Setup of JK:
==> flow/design.v (excerpt) <==
module CORDIC_COS_SIN #(
    parameter DATA_WIDTH = 16,
    parameter PHASE_WIDTH = 32,
    parameter STAGE = 16
) (
    input clk,
    input rst,
    input en,
    input mode,      
    input signed [DATA_WIDTH-1:0] x0,
    input signed [DATA_WIDTH-1:0] y0,
    input signed [PHASE_WIDTH-1:0] phase,    
    output valid,
    output [DATA_WIDTH:0] cos,
    output [DATA_WIDTH:0] sin
);
Size in the first run: ~980 flip-flops, ~68,000 um2 of cells after synthesis.
clock: 3.71 ns
lec_check: 0
cap_margin: 20
core_margin: 2
core_utilization: 68
slew_margin: 20
run.sh (not shown) runs the stock make flow with config.mk's settings and CLKGATE_MAP_FILE=.
--- input diff JK..MS ---
- HOLD_SLACK_MARGIN: unset -> -0.09
- CORE_UTILIZATION: 68 -> 72
- the clock period (ns, I/O delays scaled along): 3.71 -> 3.04
### Flow results
- Status(MS) = ERROR, stage = global routing
- Number of placement rows on MS is down relative to JK.
- The number of buffers added by the clock tree synthesis step number comes out higher for JK vs MS.
- NOTE: vertical die dimension in MS falls short of that of JK
Modified inputs, AL compared to MS
- CORE_UTILIZATION changed from 72 to 40
- HOLD_SLACK_MARGIN removed (was -0.09)
- the clock period (ns, I/O delays scaled along) changed from 3.04 to 5.0
==> results <==
- Worst setup slack before clock tree synthesis (lower): MS
- AL | stages: all done | timing, DRC, antenna: all pass
- Reported for MS and AL, deepest clock path buffer count turned out identical to the last digit.
- Between AL and MS, it is AL whose placement row count is higher, by 35%.
- Compared AL against MS; synthesized cell count within noise.
- | final HPWL from detailed placement | lower: AL |
diff inputs: AL => TR
- CORE_UTILIZATION now 68, was 40
- HOLD_SLACK_MARGIN now 0.3, previously not set
- CTS_CLUSTER_SIZE now 36, previously not set
- the clock period (ns, I/O delays scaled along) now 3.04, was 5.0
==> results <==
As the logs show, TR stopped at global routing after a tool error, so it never reached the end of the flow. Diff TR..AL | synthesized cell count | unchanged. Diff AL -> TR: cell resize tally after clock tree synthesis picked up an extra 478; number of buffers inserted for hold repair after clock tree synthesis higher.

* * *

Setup of north:
Starting RTL as in the previous note.
make LEC_CHECK=0 CAP_MARGIN=20 CELL_PAD_IN_SITES_DETAIL_PLACEMENT=2 CORE_MARGIN=8 CORE_UTILIZATION=40 SLEW_MARGIN=20 finish   # period 5.0 ns
To summarise north: no stage aborted, but the layout did not pass its checks, failing on negative setup slack.
Setup changes, north to south
- CELL_PAD_IN_SITES_DETAIL_PLACEMENT no longer set, was 2
- CORE_MARGIN now 2, was 8
- CORE_UTILIZATION now 29, was 40
- the clock period (ns, I/O delays scaled along) now 4.17, was 5.0
### Flow results
Taking south as 1.0, north lands at 3.8 on routed length on met3. Diff north -> south | buffering stage count on the worst path with inverters included | decrease of 1. Looking only at total half-perimeter wirelength after legalization and detailed placement, and setting everything else aside, the lower value of north and south goes to south. Looking at the reports, south completed the entire flow and the layout it produced met the timing, design-rule and antenna checks. Final checks on north, whose flow otherwise completed, came back failing, citing negative setup slack. Diff north -> south: total wire length after detailed routing went down; cell area after layout went up; final critical-path setup slack went up; first-pass GRT wire length went down.
Edits applied to the flow inputs when going from south to east:
- swapping 29 for 72 in CORE_UTILIZATION
- putting ABC_AREA at 1 where nothing was set
- putting SETUP_SLACK_MARGIN at 0.65 where nothing was set
- putting PLACE_DENSITY at 0.35 where nothing was set
- swapping 4.17 for 2.29 in the clock period (ns, I/O delays scaled along)
--- outcome ---
east did not run to completion, as it errored out during global routing.
Synthesized area (south / east): 0.856
Re async set or reset register ratio after synthesis: no difference whatsoever between east and south.
The die of east is smaller than the one used in south.
Changes observed in east relative to south: area reported by Yosys stat rose 17%; mux contribution to synthesized area has decreased; cell count after placement now sits higher; die boundary height moved down.
Inputs modified between east and west:
- SLEW_MARGIN changed from 20 to 0
- CORE_MARGIN changed from 2 to 9
- SETUP_SLACK_MARGIN removed (was 0.65)
- CORE_UTILIZATION changed from 72 to 40
- CAP_MARGIN changed from 20 to 25
- PLACE_DENSITY removed (was 0.35)
- CORE_ASPECT_RATIO newly set to 1.42
- ABC_AREA removed (was 1)
- CELL_PAD_IN_SITES_GLOBAL_PLACEMENT newly set to 2
- TNS_END_PERCENT newly set to 50
- the clock period (ns, I/O delays scaled along) changed from 2.29 to 2.89
### Flow results
No crash in west: every stage finished, but the layout fails its final checks due to negative setup slack. west vs. east: number of clock buffers inserted by TritonCTS went up by 4; total half-perimeter wirelength after legalization and detailed placement down about 16%; adder and majority gate portion of the synthesized area went up; sequential fraction of the synthesis area climbed 5.2 points. From east to west the numbers moved as follows: number of placed instances, taps included has decreased; synthesized area went down about 14%.

* * *

CORDIC_COS_SIN again, from the RTL that the note above started with.
==> flow/config.mk <==
export PLATFORM = sky130hd
export DESIGN_NAME = CORDIC_COS_SIN
export DESIGN_NICKNAME = CORDIC_COS_SIN
export VERILOG_FILES = /design/flow/design.v
export SDC_FILE = /design/flow/constraint.sdc
export NUM_CORES = 4
export LEC_CHECK = 0
export ABC_AREA = 0
export CAP_MARGIN = 20
export CELL_PAD_IN_SITES_DETAIL_PLACEMENT = 1
export CORE_ASPECT_RATIO = 1.04
export CORE_MARGIN = 2
export CORE_UTILIZATION = 41
export CTS_CLUSTER_DIAMETER = 256
export GPL_TIMING_DRIVEN = 1
export MAX_ROUTING_LAYER = met4
export PLACE_DENSITY = 0.73
export SETUP_SLACK_MARGIN = 0.32
export SLEW_MARGIN = 20
==> flow/constraint.sdc <==
create_clock -name core_clock -period 6.92 [get_ports {clk}]
set_input_delay 1.3840 -clock core_clock [delete_from_list [all_inputs] [get_ports {clk}]]
set_output_delay 1.3840 -clock core_clock [all_outputs]
set_load 0.01 [all_outputs]
The baseline finished clean.
Rerun with:
==> flow/config.mk (replaced) <==
export PLATFORM = sky130hd
export DESIGN_NAME = CORDIC_COS_SIN
export DESIGN_NICKNAME = CORDIC_COS_SIN
export VERILOG_FILES = /design/flow/design.v
export SDC_FILE = /design/flow/constraint.sdc
export NUM_CORES = 4
export LEC_CHECK = 0
export CAP_MARGIN = 20
export CORE_MARGIN = 2
export CORE_UTILIZATION = 40
export SLEW_MARGIN = 20
==> flow/constraint.sdc (replaced) <==
create_clock -name core_clock -period 4.17 [get_ports {clk}]
set_input_delay 0.8340 -clock core_clock [delete_from_list [all_inputs] [get_ports {clk}]]
set_output_delay 0.8340 -clock core_clock [all_outputs]
set_load 0.01 [all_outputs]
Outcome: Wire length is lower by about 25%. Worst setup slack degrades by 1500 ps. Final cell count is higher by 1.2%. Global-route usage is lower by 7.1 points. Critical path depth is higher by 2. Clock skew is lower by 27 ps. Final area is higher by 1.0%. Synthesized area is unchanged. Synthesized cell count stays the same.
Rerun with:
--- a/flow/config.mk
+++ b/flow/config.mk
@@ -9,3 +9,4 @@
 export CORE_MARGIN = 2
-export CORE_UTILIZATION = 40
+export CORE_UTILIZATION = 70
+export HOLD_SLACK_MARGIN = -0.09
 export SLEW_MARGIN = 20
==> flow/constraint.sdc (replaced) <==
create_clock -name core_clock -period 3.04 [get_ports {clk}]
set_input_delay 0.6080 -clock core_clock [delete_from_list [all_inputs] [get_ports {clk}]]
set_output_delay 0.6080 -clock core_clock [all_outputs]
set_load 0.01 [all_outputs]
Result: The changed run stopped in global routing (5_1_grt); synthesized area does not change; die size decreases by about 40%; synthesized cell count does not change.

* * *

CORDIC_COS_SIN again, from the RTL that the note above started with.
Settings: LEC_CHECK=0, CAP_MARGIN=30, CORE_MARGIN=2, CORE_UTILIZATION=72, SLEW_MARGIN=20; clock period 2.91 ns.
The first run died in 5_1_grt.
==> next run, changes <==
- CAP_MARGIN: 30 -> 20
- CORE_UTILIZATION: 72 -> 61
- SETUP_SLACK_MARGIN: not set -> 0.47
- clock period: 2.91 -> 2.7 ns (I/O delays scaled with it)
=> The changed run did not get past 5_1_grt. Die area climbs by 18%. Synthesized area does not change. Synthesized cell count is unchanged.
